==> inputs of pepper <==
// alu_top
module alu_top (
    input             clk,
    input      [31:0] A,
    input      [31:0] B,
    input      [3:0]  ALU_Sel,
    output reg [31:0] ALU_Out,
    output reg        Carryout,
    output reg        Overflow
);
Settings: LEC_CHECK=0, CAP_MARGIN=15, CELL_PAD_IN_SITES_DETAIL_PLACEMENT=2, CORE_ASPECT_RATIO=1.03, CORE_MARGIN=2, CORE_UTILIZATION=55, GPL_ROUTABILITY_DRIVEN=0, MIN_ROUTING_LAYER=met1, PLACE_DENSITY_LB_ADDON=0.2, SLEW_MARGIN=20, TNS_END_PERCENT=50; clock period 10.2 ns.
run.sh (not shown) runs the stock make flow with config.mk's settings and CLKGATE_MAP_FILE=.
==> inputs of maple, as changes to pepper <==
Settings changed: ABC_AREA set to 1, CELL_PAD_IN_SITES_DETAIL_PLACEMENT 2 to unset, CORE_MARGIN 2 to 10, CTS_CLUSTER_DIAMETER set to 272, CTS_CLUSTER_SIZE set to 100, PLACE_DENSITY set to 0.6, PLACE_DENSITY_LB_ADDON 0.2 to unset, SETUP_SLACK_MARGIN set to 0.51, TNS_END_PERCENT 50 to 15.
==> inputs of raven, as changes to pepper <==
Settings changed: CELL_PAD_IN_SITES_DETAIL_PLACEMENT 2 to unset, CORE_UTILIZATION 55 to 72, GPL_ROUTABILITY_DRIVEN 0 to 1, HOLD_SLACK_MARGIN set to -0.04, PLACE_DENSITY set to 0.64, PLACE_DENSITY_LB_ADDON 0.2 to unset, TNS_END_PERCENT 50 to 75.
==> flow/constraint.sdc (replaced) <==
create_clock -name core_clock -period 6.67 [get_ports {clk}]
set_input_delay 1.3340 -clock core_clock [delete_from_list [all_inputs] [get_ports {clk}]]
set_output_delay 1.3340 -clock core_clock [all_outputs]
set_load 0.01 [all_outputs]
==> results_slide.txt <==
Synthesis and Place & Route Summary

Synthesis
  – MUX area fraction: 0%
  – Yosys aoi share: 2.670%
  – Adder share: 52.35%
  – Simple share: 20.73%
  – Syn Area/Cell: 7.224 sq um
  – Ys cells: 5727

Status
  – Outcome: finished clean

Floorplan
  – Die width: 290.2 um
  – Row cnt: 102
  – Die Size: 0.08660 sq mm
-- figures above: maple

==> results_slide.txt <==
Synthesis and Place & Route Summary

Floorplan
  – Die Size: 0.05506 sq mm
  – Row cnt: 85
  – DIE HEIGHT: 238.1 um
  – Die width: 231.3 um

Clocking
  – Later-pin clock latency in the skew report: 420 ps

Final layout
  – Synth-to-Final Area Change: 20.46%

Drt
  – WL/cell: 23.76 um

Synthesis
  – Simple share: 17.59%
  – Ys cells: 4257
  – Synth logic family: adder cells
  – Syn Area/Cell: 8.997 sq um
  – Yosys aoi share: 6.396%
  – Adder share: 56.55%
  – MUX area fraction: 0.2875%

Status
  – Outcome: finished with violations
  – Blocking Checks: negative setup slack

STA
  – Final setup margin: -912.6 ps
  – Final setup vio count: 32
-- figures above: raven

==> results_slide.txt <==
Flow Results at a Glance

Synthesis
  – Xor and xnor area share after synthesis: 2.489%
  – Yosys aoi share: 6.396%
  – Ys cells: 4257
  – Top cells, area: fa_1, ha_1, and2_1
  – Synth Seq Share: 5.227%
  – MUX area fraction: 0.2875%
  – Most frequent cell after synthesis: inv_1
  – Synth Instances: 4257
  – Simple share: 17.59%
  – Post-Syn Area: 0.03830 sq mm
  – Syn Area/Cell: 8.997 sq um
  – FFs w/ async S/R, synth: 0%
  – Adder share: 56.55%

Status
  – Run Error: [ERROR DPL-0033] detailed placement checks failed during check placement.
  – Outcome: stopped before the end
  – Failed at: detailed placement (3_5_place_dp)

Floorplan
  – Row cnt: 98
  – Core Region: 0.06916 sq mm
  – Die width: 264.0 um
  – Die Size: 0.07176 sq mm
  – DIE HEIGHT: 271.8 um
-- figures above: pepper


* * *

==> inputs of try-ember <==
==> flow/design.v <==
module ALU (A, B, ALU_Sel, ALU_Out, Carryout, Overflow);
parameter ADD  = 0;
parameter SUB  = 1;
parameter MUL_HIGH = 2;
parameter MUL_LOW = 3;
input [31:0] A;
input [31:0] B;
input [3:0] ALU_Sel;
output [31:0] ALU_Out;
output Carryout;
output Overflow;
reg[31:0] ALU_32Result;
reg[63:0] ALU_64Result;
always @(*)
begin
    ALU_32Result = 32'h00000000;
    ALU_64Result = 64'h0000000000000000;
    case(ALU_Sel)
        ADD:        ALU_32Result = A + B;
        SUB:        ALU_32Result = A - B;
        MUL_HIGH:	ALU_64Result = A * B;
        MUL_LOW:	ALU_64Result = A * B;
        default:
        begin
            ALU_32Result = 32'h00000000;
            ALU_64Result = 64'h0000000000000000;
        end
    endcase
end
assign ALU_Out = (ALU_Sel == MUL_LOW)? ALU_64Result[31:0]: (ALU_Sel == MUL_HIGH)? ALU_64Result[63:32]:ALU_32Result[31:0];
assign Carryout = 1'b0;
assign Overflow = 1'b0;
endmodule
module alu_top (
    input             clk,
    input      [31:0] A,
    input      [31:0] B,
    input      [3:0]  ALU_Sel,
    output reg [31:0] ALU_Out,
    output reg        Carryout,
    output reg        Overflow
);
reg [31:0] a_q, b_q;
reg [3:0]  sel_q;
wire [31:0] out_d;
wire        carry_d, ovf_d;
ALU u_alu (
    .A(a_q), .B(b_q), .ALU_Sel(sel_q),
    .ALU_Out(out_d), .Carryout(carry_d), .Overflow(ovf_d)
);
always @(posedge clk) begin
    a_q      <= A;
    b_q      <= B;
    sel_q    <= ALU_Sel;
    ALU_Out  <= out_d;
    Carryout <= carry_d;
    Overflow <= ovf_d;
end
endmodule
==> flow/run.sh <==
#!/bin/bash
# the make line also repeats each setting of config.mk as NAME=value (left out here)
make -C /OpenROAD-flow-scripts/flow DESIGN_CONFIG=/design/flow/config.mk WORK_HOME=/design/flow/orfs CLKGATE_MAP_FILE= finish
==> flow/config.mk <==
export PLATFORM = sky130hd
export DESIGN_NAME = alu_top
export DESIGN_NICKNAME = alu_top
export VERILOG_FILES = /design/flow/design.v
export SDC_FILE = /design/flow/constraint.sdc
export NUM_CORES = 4
export LEC_CHECK = 0
export CAP_MARGIN = 40
export CORE_ASPECT_RATIO = 1.03
export CORE_MARGIN = 2
export CORE_UTILIZATION = 72
export CTS_CLUSTER_SIZE = 49
export GPL_ROUTABILITY_DRIVEN = 1
export HOLD_SLACK_MARGIN = 0.26
export MIN_ROUTING_LAYER = met1
export PLACE_DENSITY = 0.64
export SLEW_MARGIN = 20
export TNS_END_PERCENT = 15
==> flow/constraint.sdc <==
create_clock -name core_clock -period 6.79 [get_ports {clk}]
set_input_delay 1.3580 -clock core_clock [delete_from_list [all_inputs] [get_ports {clk}]]
set_output_delay 1.3580 -clock core_clock [all_outputs]
set_load 0.01 [all_outputs]
==> try-onyx: changes against try-ember <==
- ABC_AREA: unset -> 1
- CTS_CLUSTER_DIAMETER: unset -> 357
- CTS_CLUSTER_SIZE: 49 -> 50
- HOLD_SLACK_MARGIN: 0.26 -> 0.29
- PLACE_DENSITY: 0.64 -> 0.37
- SETUP_SLACK_MARGIN: unset -> 0.96
==> flow/constraint.sdc (replaced) <==
create_clock -name core_clock -period 3.36 [get_ports {clk}]
set_input_delay 0.6720 -clock core_clock [delete_from_list [all_inputs] [get_ports {clk}]]
set_output_delay 0.6720 -clock core_clock [all_outputs]
set_load 0.01 [all_outputs]
==> try-sierra: changes against try-ember <==
- CAP_MARGIN: 40 -> 20
- CORE_ASPECT_RATIO: 1.03 -> unset
- CORE_UTILIZATION: 72 -> 40
- CTS_CLUSTER_SIZE: 49 -> unset
- GPL_ROUTABILITY_DRIVEN: 1 -> unset
- HOLD_SLACK_MARGIN: 0.26 -> unset
- MIN_ROUTING_LAYER: met1 -> unset
- PLACE_DENSITY: 0.64 -> unset
- TNS_END_PERCENT: 15 -> unset
==> flow/constraint.sdc (replaced) <==
create_clock -name core_clock -period 8.62 [get_ports {clk}]
set_input_delay 1.7240 -clock core_clock [delete_from_list [all_inputs] [get_ports {clk}]]
set_output_delay 1.7240 -clock core_clock [all_outputs]
set_load 0.01 [all_outputs]
==> try-nickel: changes against try-ember <==
- CAP_MARGIN: 40 -> 20
- CORE_ASPECT_RATIO: 1.03 -> unset
- CTS_CLUSTER_SIZE: 49 -> unset
- GPL_ROUTABILITY_DRIVEN: 1 -> unset
- HOLD_SLACK_MARGIN: 0.26 -> unset
- MIN_ROUTING_LAYER: met1 -> unset
- TNS_END_PERCENT: 15 -> unset
==> flow/constraint.sdc (replaced) <==
create_clock -name core_clock -period 6.73 [get_ports {clk}]
set_input_delay 1.3460 -clock core_clock [delete_from_list [all_inputs] [get_ports {clk}]]
set_output_delay 1.3460 -clock core_clock [all_outputs]
set_load 0.01 [all_outputs]
==> results <==
| metric | try-ember | try-onyx | try-sierra | try-nickel |
|---|---|---|---|---|
| Clock tree cell share of total cell area | 0.684% | - | 0.760% | 0.728% |
| Cell Count, Final, Fillers Out | 5,352 | - | 5,515 | 5,340 |
| Chip Area | 0.0551 mm^2 | 0.0594 mm^2 | 0.0982 mm^2 | 0.0551 mm^2 |
| Non-clock buffer share | 13.5% | - | 5.11% | 13.6% |
| Worst min-delay path startpoint | sel_q[0] | - | a_q[0] | sel_q[2] |
| Post-Synth Adder-Cell Area | 56.6% | 52.4% | 56.6% | 56.6% |
| Data required time of the worst path | 7.08 ns | - | 8.89 ns | 7.00 ns |
| Run status | complete, but fails checks | did not finish | no timing/DRC/antenna violations | complete, but fails checks |
| Failing step | - | global routing | - | - |
| Reasons for failing layout checks | negative setup slack | - | - | negative setup slack |
| Fraction of area in multi-input gates | 71.9% | - | 77.3% | 72.0% |
| Number of filler cells placed in the layout | 2,742 | - | 9,516 | 2,684 |
| Placed Cells | 5,290 | 6,913 | 5,496 | 5,282 |
| Via count normalized by instance count | 6.03 | - | 5.16 | 6.11 |
| Max Clk Rate | 0.135 GHz | - | 0.122 GHz | 0.132 GHz |
| Clk Latency, worst-skew pair | 0.43 ns | - | 0.42 ns | 0.40 ns |
| Sum of buffers and inverters on the critical path | 7 | - | 3 | 6 |
| Register Area | 0.00207 mm^2 | - | 0.00201 mm^2 | 0.00205 mm^2 |
